==> job 9216 <==
==> flow/design.v <==
module length (
	input wire [31:0] op,
	output wire [5:0] op_length
);
assign op_length = (op[31:16] == 16'd0)? 
						(
							(op[15:8] == 8'd0)?
								(
									(op[7:4] == 4'd0)?
									(
										(op[3:2] == 2'd0)?
											(
												(op[1] == 1'd0)?op[0]:6'd2
											)
											:
											(
												(op[3] == 1'd0)?6'd3:6'd4
											)
									)
									:
									(
										(op[7:6] == 2'd0)?
											(
												(op[5] == 1'd0)?6'd5:6'd6
											)
											:
											(
												(op[7] == 1'd0)?6'd7:6'd8
											)
									)
								)
								:
								(
									(op[15:12] == 4'd0)?
									(
										(op[11:10] == 2'd0)?
											(
												(op[9] == 1'd0)?6'd9:6'd10
											)
											:
											(
												(op[11] == 1'd0)?6'd11:6'd12
											)
									)
									:
									(
										(op[15:14] == 2'd0)?
											(
												(op[13] == 1'd0)?6'd13:6'd14
											)
											:
											(
												(op[15] == 1'd0)?6'd15:6'd16
											)
									)
								) 
						)
						: 
						(
								(op[31:24] == 8'd0)?
								(
									(op[23:20] == 4'd0)?
									(
										(op[19:18] == 2'd0)?
											(
												(op[17] == 1'd0)?6'd17:6'd18
											)
											:
											(
												(op[19] == 1'd0)?6'd19:6'd20
											)
									)
									:
									(
										(op[23:22] == 2'd0)?
											(
												(op[21] == 1'd0)?6'd21:6'd22
											)
											:
											(
												(op[23] == 1'd0)?6'd23:6'd24
											)
									)
								)
								:
								(
									(op[31:28] == 4'd0)?
									(
										(op[27:26] == 2'd0)?
											(
												(op[25] == 1'd0)?6'd25:6'd26
											)
											:
											(
												(op[27] == 1'd0)?6'd27:6'd28
											)
									)
									:
									(
										(op[31:30] == 2'd0)?
											(
												(op[29] == 1'd0)?6'd29:6'd30
											)
											:
											(
												(op[31] == 1'd0)?6'd31:6'd32
											)
									)
								) 
						) ;
endmodule
module top(
		input wire [31:0] opa,
		input wire [31:0] opb,
		input wire start,
		input wire rst,
		input wire clk,
		output reg done,
		output reg [31:0] result
);
reg [2:0] current_state;
reg [2:0] next_state;
reg [31:0] regopa;
reg [31:0] regopb;
reg [5:0] length_diff_reg;
wire [5:0] length_opa;
wire [5:0] length_opb;
wire [5:0] length_diff;
wire [31:0] length_in_opa;
wire [31:0] length_in_opb;
parameter IDLE = 3'd0;
parameter INPUT = 3'd1;
parameter ADJUDICATE = 3'd2;
parameter CAMP_SWITCH = 3'd3;
parameter ALIGN = 3'd4;
parameter ABSOLUTE = 3'd5;
parameter OUTPUT = 3'd6;
parameter ZEROS = 32'd0;
parameter ZEROS_C = 7'b0; 
always @(posedge clk or negedge rst) begin : proc_current_state
	if(~rst) begin
		current_state <= IDLE;
	end else begin
		current_state <= next_state ;
	end
end
always @ * begin : proc_next_state
	case (current_state)
		IDLE:begin 
			if(start == 1) 
				next_state <= INPUT;
			else 
				next_state <= IDLE;			
		end
		INPUT:next_state <= ADJUDICATE;
		ADJUDICATE:begin 
			if(regopa == regopb || regopa == 0 || regopb == 0) begin
				next_state <= OUTPUT;
			end
			else begin 
				next_state <= CAMP_SWITCH;
			end
		end
		CAMP_SWITCH:next_state <= ALIGN;
		ALIGN:next_state <= ABSOLUTE;
		ABSOLUTE:next_state <= ADJUDICATE;
		OUTPUT:begin 
			if(start == 1) 
				next_state <= INPUT;
			else 
				next_state <= IDLE;
		end
		default : next_state <= IDLE;
	endcase
end
always @(posedge clk or negedge rst) begin : proc_regopa
	if(~rst) begin
		regopa <= ZEROS;
	end else begin
		case (next_state)
			IDLE:regopa <= ZEROS;
			INPUT:regopa <= opa;
			ADJUDICATE:regopa <= regopa;
			CAMP_SWITCH:begin 
				if(regopa < regopb) begin
					regopa <= regopb;
				end
				else begin 
					regopa <= regopa;
				end
			end
			ALIGN:regopa <= regopa;
			ABSOLUTE:begin 
				if (regopa >= regopb ) begin 
					regopa <= regopa - regopb;
				end
				else begin 
					regopa <= regopb - regopa;
				end
			end		
			default :regopa <= regopa;
		endcase		
	end
end
always @(posedge clk or negedge rst) begin : proc_regopb
	if(~rst) begin
		regopb <= ZEROS;
	end else begin
		case (next_state)
			IDLE:regopb <= ZEROS;
			INPUT:regopb <= opb;
			ADJUDICATE:regopb <= regopb;
			CAMP_SWITCH:begin 
				if(regopa < regopb) begin
					regopb <= regopa <<< length_diff;
				end
				else begin 
					regopb <= regopb <<< length_diff;
				end
			end
			ALIGN:regopb <= regopb ;
			ABSOLUTE:regopb <= regopb >>> length_diff_reg;
			default:regopb <= regopb;
		endcase		
	end
end
assign length_in_opa = regopa;
assign length_in_opb = regopb;
length cal_opa_length(.op(length_in_opa), .op_length(length_opa));
length cal_opp_length(.op(length_in_opb), .op_length(length_opb));
assign length_diff = (length_opa >= length_opb)? (length_opa - length_opb):(length_opb - length_opa);
always @(posedge clk or negedge rst) begin : proc_length_diff_reg
	if(~rst) begin
		length_diff_reg <= 0;
	end else begin
		case (next_state)
			CAMP_SWITCH:begin 
				length_diff_reg <= length_diff;
			end
			default : length_diff_reg <= length_diff_reg;
		endcase
	end
end
always @(posedge clk or negedge rst) begin : proc_result
	if(~rst) begin
		result <= ZEROS;
	end else begin
		case (next_state)
			OUTPUT:begin 
				if(regopa == regopb) begin 
					result <= regopa ;
				end
				else if (regopa == 0 ) begin
					result <=  regopb ;
				end
				else begin 
					result <= regopa ;
				end
			end
			default : begin 
				result <= result;
			end
		endcase
	end
end
always @(posedge clk or negedge rst) begin : proc_done
	if(~rst) begin
		done <= 1'b0;
	end else begin
		case (next_state)
			OUTPUT: begin 
				done <= 1'b1;
			end
			default : done <= 1'b0;
		endcase
	end
end
endmodule  
==> flow/run.sh <==
#!/bin/bash
# the make line also repeats each setting of config.mk as NAME=value (left out here)
make -C /OpenROAD-flow-scripts/flow DESIGN_CONFIG=/design/flow/config.mk WORK_HOME=/design/flow/orfs CLKGATE_MAP_FILE= finish
==> flow/config.mk <==
export PLATFORM = sky130hd
export DESIGN_NAME = top
export DESIGN_NICKNAME = top
export VERILOG_FILES = /design/flow/design.v
export SDC_FILE = /design/flow/constraint.sdc
export NUM_CORES = 4
export LEC_CHECK = 0
export ABC_AREA = 1
export CAP_MARGIN = 15
export CORE_ASPECT_RATIO = 0.86
export CORE_MARGIN = 2
export CORE_UTILIZATION = 58
export CTS_CLUSTER_SIZE = 94
export GPL_ROUTABILITY_DRIVEN = 0
export MIN_ROUTING_LAYER = met1
export PLACE_DENSITY_LB_ADDON = 0.1
export SETUP_SLACK_MARGIN = -0.35
export SLEW_MARGIN = 20
export TNS_END_PERCENT = 35
==> flow/constraint.sdc <==
create_clock -name core_clock -period 3.48 [get_ports {clk}]
set_input_delay 0.6960 -clock core_clock [delete_from_list [all_inputs] [get_ports {clk}]]
set_output_delay 0.6960 -clock core_clock [all_outputs]
set_load 0.01 [all_outputs]
==> inputs of job 3798, as changes to job 9216 <==
ABC_AREA = default   (was 1)
CAP_MARGIN = 20   (was 15)
CORE_ASPECT_RATIO = default   (was 0.86)
CORE_UTILIZATION = 40   (was 58)
CTS_CLUSTER_SIZE = default   (was 94)
GPL_ROUTABILITY_DRIVEN = default   (was 0)
MIN_ROUTING_LAYER = default   (was met1)
PLACE_DENSITY_LB_ADDON = default   (was 0.1)
SETUP_SLACK_MARGIN = default   (was -0.35)
TNS_END_PERCENT = default   (was 35)
==> flow/constraint.sdc (replaced) <==
create_clock -name core_clock -period 6.26 [get_ports {clk}]
set_input_delay 1.2520 -clock core_clock [delete_from_list [all_inputs] [get_ports {clk}]]
set_output_delay 1.2520 -clock core_clock [all_outputs]
set_load 0.01 [all_outputs]
==> qor summary <==
	job 3798	job 9216
Slew Limit Headroom	35.2%	29.9%
Sequential area share after synthesis	20.7%	19.8%
Met1 wire length	25600 um	22900 um
Met3 WL post-DR	6920 um	11300 um
Origin of the critical flop-to-flop path	regopb[27]	regopa[11]
Final core utilization	46.8%	76.8%
Class of the tightest hold or removal check	register to register	input pin to asynchronous set/reset pin
Routed wl met2	25800 um	25100 um
Status	timing/DRC/antenna clean	complete, but fails checks
Reasons for failing layout checks	-	negative setup slack
Final-layout fill cell count	3292	1850
Crit path DAT	5.98 ns	4.32 ns
Worst setup slack after placement	0.638 ns	-0.631 ns
Mean instance size in the synthesized netlist	8.00 sq um	5.99 sq um
Post-Place Cells	2138	2881
Total of clock buffers placed in the layout	9	10
